// gemm_mem
module gemm_mem(
  input wire clk,
  input wire rst,
  input wire out_rdy,
  input wire v0__read_req_rdy,
  input wire [31:0] v0__read_resp,
  input wire v0__read_resp_vld,
  input wire v0__write_completion_vld,
  input wire v0__write_req_rdy,
  input wire [31:0] v0_in,
  input wire v0_in_vld,
  input wire v1__read_req_rdy,
  input wire [31:0] v1__read_resp,
  input wire v1__read_resp_vld,
  input wire v1__write_completion_vld,
  input wire v1__write_req_rdy,
  input wire [31:0] v1_in,
  input wire v1_in_vld,
  input wire [31:0] C_rd_data,
  output wire [31:0] out,
  output wire out_vld,
  output wire [3:0] v0__read_req,
  output wire v0__read_req_vld,
  output wire v0__read_resp_rdy,
  output wire v0__write_completion_rdy,
  output wire [35:0] v0__write_req,
  output wire v0__write_req_vld,
  output wire v0_in_rdy,
  output wire [3:0] v1__read_req,
  output wire v1__read_req_vld,
  output wire v1__read_resp_rdy,
  output wire v1__write_completion_rdy,
  output wire [35:0] v1__write_req,
  output wire v1__write_req_vld,
  output wire v1_in_rdy,
  output wire [3:0] C_rd_addr,
  output wire C_rd_en,
  output wire [3:0] C_wr_addr,
  output wire [31:0] C_wr_data,
  output wire C_wr_en
);
Size: roughly 4,200 cells after synthesis, roughly 250 flip-flops, about 340 I/O pins.
make LEC_CHECK=0 ABC_AREA=1 CAP_MARGIN=20 CORE_ASPECT_RATIO=1.03 CORE_MARGIN=2 CORE_UTILIZATION=65 CTS_CLUSTER_DIAMETER=215 HOLD_SLACK_MARGIN=-0.08 MAX_ROUTING_LAYER=met4 PLACE_DENSITY=0.6 SLEW_MARGIN=20 finish   # period 5.42 ns
run.sh (not shown) runs the stock make flow with config.mk's settings and CLKGATE_MAP_FILE=.
The first run completed and failed the layout checks on setup timing.
Next try:
Settings changed: CORE_ASPECT_RATIO 1.03 to unset, CORE_UTILIZATION 65 to 67, CTS_CLUSTER_DIAMETER 215 to unset, HOLD_SLACK_MARGIN -0.08 to unset, MAX_ROUTING_LAYER met4 to unset, PLACE_DENSITY 0.6 to unset.
Clock period 5.42 ns to 6.57 ns, I/O delays scaled along.
What happened: The new run ran to the end with no violations. Synthesized cell count stays the same. Sequential cell count does not change. Die area decreases by 2.9%. Combinational power decreases by 20%. Via count decreases by 2.8%. Worst setup slack improves by 1.2 ns. Design area decreases by 5.3%.
Next try:
Settings changed: ABC_AREA 1 to unset, CORE_UTILIZATION 67 to 11.
Clock period 6.57 ns to 9.85 ns, I/O delays scaled along.
Result: Sequential cell count does not change. Clock skew hardly moves. Worst setup slack gets better by 2.2 ns. Fmax fell by 15%. Core utilization fell by 67 points.
Next try:
Settings changed: CORE_UTILIZATION 11 to 40, SETUP_SLACK_MARGIN set to 1.88.
Clock period 9.85 ns to 7.78 ns, I/O delays scaled along.
Core utilization is higher by 36 points. Die size is lower by about 70%. Power is higher by about 21%. Register-to-register slack degrades by 1.0 ns. Clock-buffer cell count is lower by 2.
Next try:
Settings changed: CORE_UTILIZATION 40 to 58, SETUP_SLACK_MARGIN 1.88 to unset.
Clock period 7.78 ns to 4.66 ns, I/O delays scaled along.
This time the run produced a layout that fails on setup timing.
Register-to-register slack loses 3.2 ns.
Global-route usage went up by 11 points.
Total power went up by well over a third.
Setup slack loses 3.2 ns.
Utilization went up by 26 points.
Worst hold slack loses 0.0082 ns.
Sequential share of layout area went down by 0.59 points.
Sequential power went up by well over a third.
Fmax went down slightly.

---

gemm_mem again, from the RTL that the note above started with.
Settings: LEC_CHECK=0, ABC_AREA=1, CAP_MARGIN=20, CORE_MARGIN=2, CORE_UTILIZATION=68, PLACE_DENSITY=0.35, SLEW_MARGIN=20; clock period 5.41 ns.
The first run finished but failed the layout checks on setup timing.
Rerun with:
--- a/flow/config.mk
+++ b/flow/config.mk
@@ -8 +7,0 @@
-export ABC_AREA = 1
@@ -11,2 +10 @@
-export CORE_UTILIZATION = 68
-export PLACE_DENSITY = 0.35
+export CORE_UTILIZATION = 44
==> flow/constraint.sdc (replaced) <==
create_clock -name core_clock -period 5.35 [get_ports {clk}]
set_input_delay 1.0700 -clock core_clock [delete_from_list [all_inputs] [get_ports {clk}]]
set_output_delay 1.0700 -clock core_clock [all_outputs]
set_load 0.01 [all_outputs]
Result: The new run ran to the end with violations: setup timing; clock-buffer cell count increases by 10; routed wire length decreases by about a fifth; utilization decreases by 31 points; flip-flop count does not change; setup slack gets better by 0.10 ns; clock power increases by a few percent; final cell count decreases by roughly a tenth; power decreases by a few percent; final area decreases by a few percent.
Rerun with:
--- a/flow/config.mk
+++ b/flow/config.mk
@@ -7,0 +8 @@
+export ABC_AREA = 1
@@ -10 +11,2 @@
-export CORE_UTILIZATION = 44
+export CORE_UTILIZATION = 72
+export PLACE_DENSITY = 0.79
==> flow/constraint.sdc (replaced) <==
create_clock -name core_clock -period 6.23 [get_ports {clk}]
set_input_delay 1.2460 -clock core_clock [delete_from_list [all_inputs] [get_ports {clk}]]
set_output_delay 1.2460 -clock core_clock [all_outputs]
set_load 0.01 [all_outputs]
Outcome:
- The new run died in global routing (5_1_grt), error GRT-0232
- area after synthesis went up by a few percent
- die size fell by a quarter to a third
- synthesized cell count is higher by a quarter to a third
Rerun with:
--- a/flow/config.mk
+++ b/flow/config.mk
@@ -8 +7,0 @@
-export ABC_AREA = 1
@@ -11,2 +10 @@
-export CORE_UTILIZATION = 72
-export PLACE_DENSITY = 0.79
+export CORE_UTILIZATION = 40
==> flow/constraint.sdc (replaced) <==
create_clock -name core_clock -period 7.78 [get_ports {clk}]
set_input_delay 1.5560 -clock core_clock [delete_from_list [all_inputs] [get_ports {clk}]]
set_output_delay 1.5560 -clock core_clock [all_outputs]
set_load 0.01 [all_outputs]
Result:
- Now the flow passed the timing, DRC and antenna checks
- synthesized cell count fell by 19%
- die area climbs by 70%
- area after synthesis shrinks by 4.5%

---

## run A
gemm_mem again, from the RTL that the note above started with.
## gemm_mem
module gemm_mem(
  input wire clk,
  input wire rst,
  input wire out_rdy,
  input wire v0__read_req_rdy,
  input wire [31:0] v0__read_resp,
  input wire v0__read_resp_vld,
  input wire v0__write_completion_vld,
  input wire v0__write_req_rdy,
  input wire [31:0] v0_in,
  input wire v0_in_vld,
  input wire v1__read_req_rdy,
  input wire [31:0] v1__read_resp,
  input wire v1__read_resp_vld,
  input wire v1__write_completion_vld,
  input wire v1__write_req_rdy,
  input wire [31:0] v1_in,
  input wire v1_in_vld,
  input wire [31:0] C_rd_data,
  output wire [31:0] out,
  output wire out_vld,
  output wire [3:0] v0__read_req,
  output wire v0__read_req_vld,
  output wire v0__read_resp_rdy,
  output wire v0__write_completion_rdy,
  output wire [35:0] v0__write_req,
  output wire v0__write_req_vld,
  output wire v0_in_rdy,
  output wire [3:0] v1__read_req,
  output wire v1__read_req_vld,
  output wire v1__read_resp_rdy,
  output wire v1__write_completion_rdy,
  output wire [35:0] v1__write_req,
  output wire v1__write_req_vld,
  output wire v1_in_rdy,
  output wire [3:0] C_rd_addr,
  output wire C_rd_en,
  output wire [3:0] C_wr_addr,
  output wire [31:0] C_wr_data,
  output wire C_wr_en
);
clock: 6.66 ns
lec_check: 0
abc_area: 1
cap_margin: 20
core_aspect_ratio: 1.03
core_margin: 2
core_utilization: 65
max_routing_layer: met4
place_density: 0.6
slew_margin: 20
Per the final summary, run A finished and its layout is clean on timing, DRC and antenna.
Changes in run B relative to run A:
Settings: clearing CORE_ASPECT_RATIO, which used to be 1.03; swapping 65 for 71 in CORE_UTILIZATION; swapping 0.6 for 0.78 in PLACE_DENSITY; swapping 6.66 for 6.4 in the clock period (ns, I/O delays scaled along).
### Flow results
Total routing resource utilization after global routing: run B vs run A up 7.8 points. From the logs: run B reached the end of the flow and failed the layout checks with negative setup slack. Run A -> run B: routability congestion estimate from global placement increased by a few percent. [compare] base=run A new=run B: critical path data required time moved down, clock buffer instance count of the final layout went up about 6%, count of plain and timing-repair buffers went up by 49, global routing met2 resource utilization went up 11 points, floorplan die height fell by 5.6%. Run A ended up with ____fsm___for_5_loop_state_2[2] as its start point of the critical path; run B ended up with ____fsm___for_5_loop_state_2[10].
Relative to run B, the following input files were edited for run C:
Settings: MAX_ROUTING_LAYER removed (was met4); CORE_UTILIZATION changed from 71 to 58; PLACE_DENSITY removed (was 0.78); ABC_AREA removed (was 1); the clock period (ns, I/O delays scaled along) changed from 6.4 to 5.1.
--- outcome ---
In run C the implementation completed, yet the final layout does not meet the checks, the culprit being negative setup slack. Final checks on run B, whose flow otherwise completed, came back failing, citing negative setup slack. The number of cell rows of run C exceeds that of run B by about 8%. Total number of vias: run C vs run B down about 19%. In terms of sequential share of layout area, run B and run C differ only marginally. Against run B, run C reports a cell area after layout that is lower. [compare] base=run B new=run C: count of multi-input gates now smaller; critical path depth now larger; non-clock buffer area fraction after layout now larger. Looking at launching element of the worst setup path, the ____fsm___for_5_loop_state_2[10] result is from run B; the ____fsm___for_5_loop_state_1[11] one comes from run C. Going from run B to run C, pin count of the biggest net entering global routing grew by 37, instance area after placement lower, synthesized cell count now sits lower, switching fraction of total power decreased 4.7 points.
--- input diff run C..run D ---
Settings: a change of CORE_UTILIZATION from 58 to 40; a change of the clock period (ns, I/O delays scaled along) from 5.1 to 9.0.
==> comparison <==
Run D ended with every stage complete and zero timing, DRC or antenna violations. Run D vs run C: summed area of non-filler cells in the final layout down. Measured against each other, run C and run D differ in total negative slack for setup checks, the lower figure coming from run C. On count of clock-buffer cells in the layout, the lower figure sits with run D, not run C. A end point of the critical path of p1_smul_11826[29] is what run C shows, while p1_smul_11826[31] belongs to run D. Run C has a higher total of endpoints with negative setup slack in the final report than run D. Looking at post-route core utilization, run D sits 28 points below run C. Final RePlAce weighted congestion, run C and run D, lower one = run D. The count of inserted antenna diode cells of run D falls short of that of run C by 1. The run showing the greater violation count after the first detailed-routing iteration is run C. Against run C as the reference, run D delivers a higher initial antenna violation count. Across both runs, non-clock buffer count was lower for run D than for run C. When run D is measured against run C, its area growth from synthesis to layout turns out 9.9 points lower.
Power figures rest on the tool's default switching activity, not on a simulated workload.
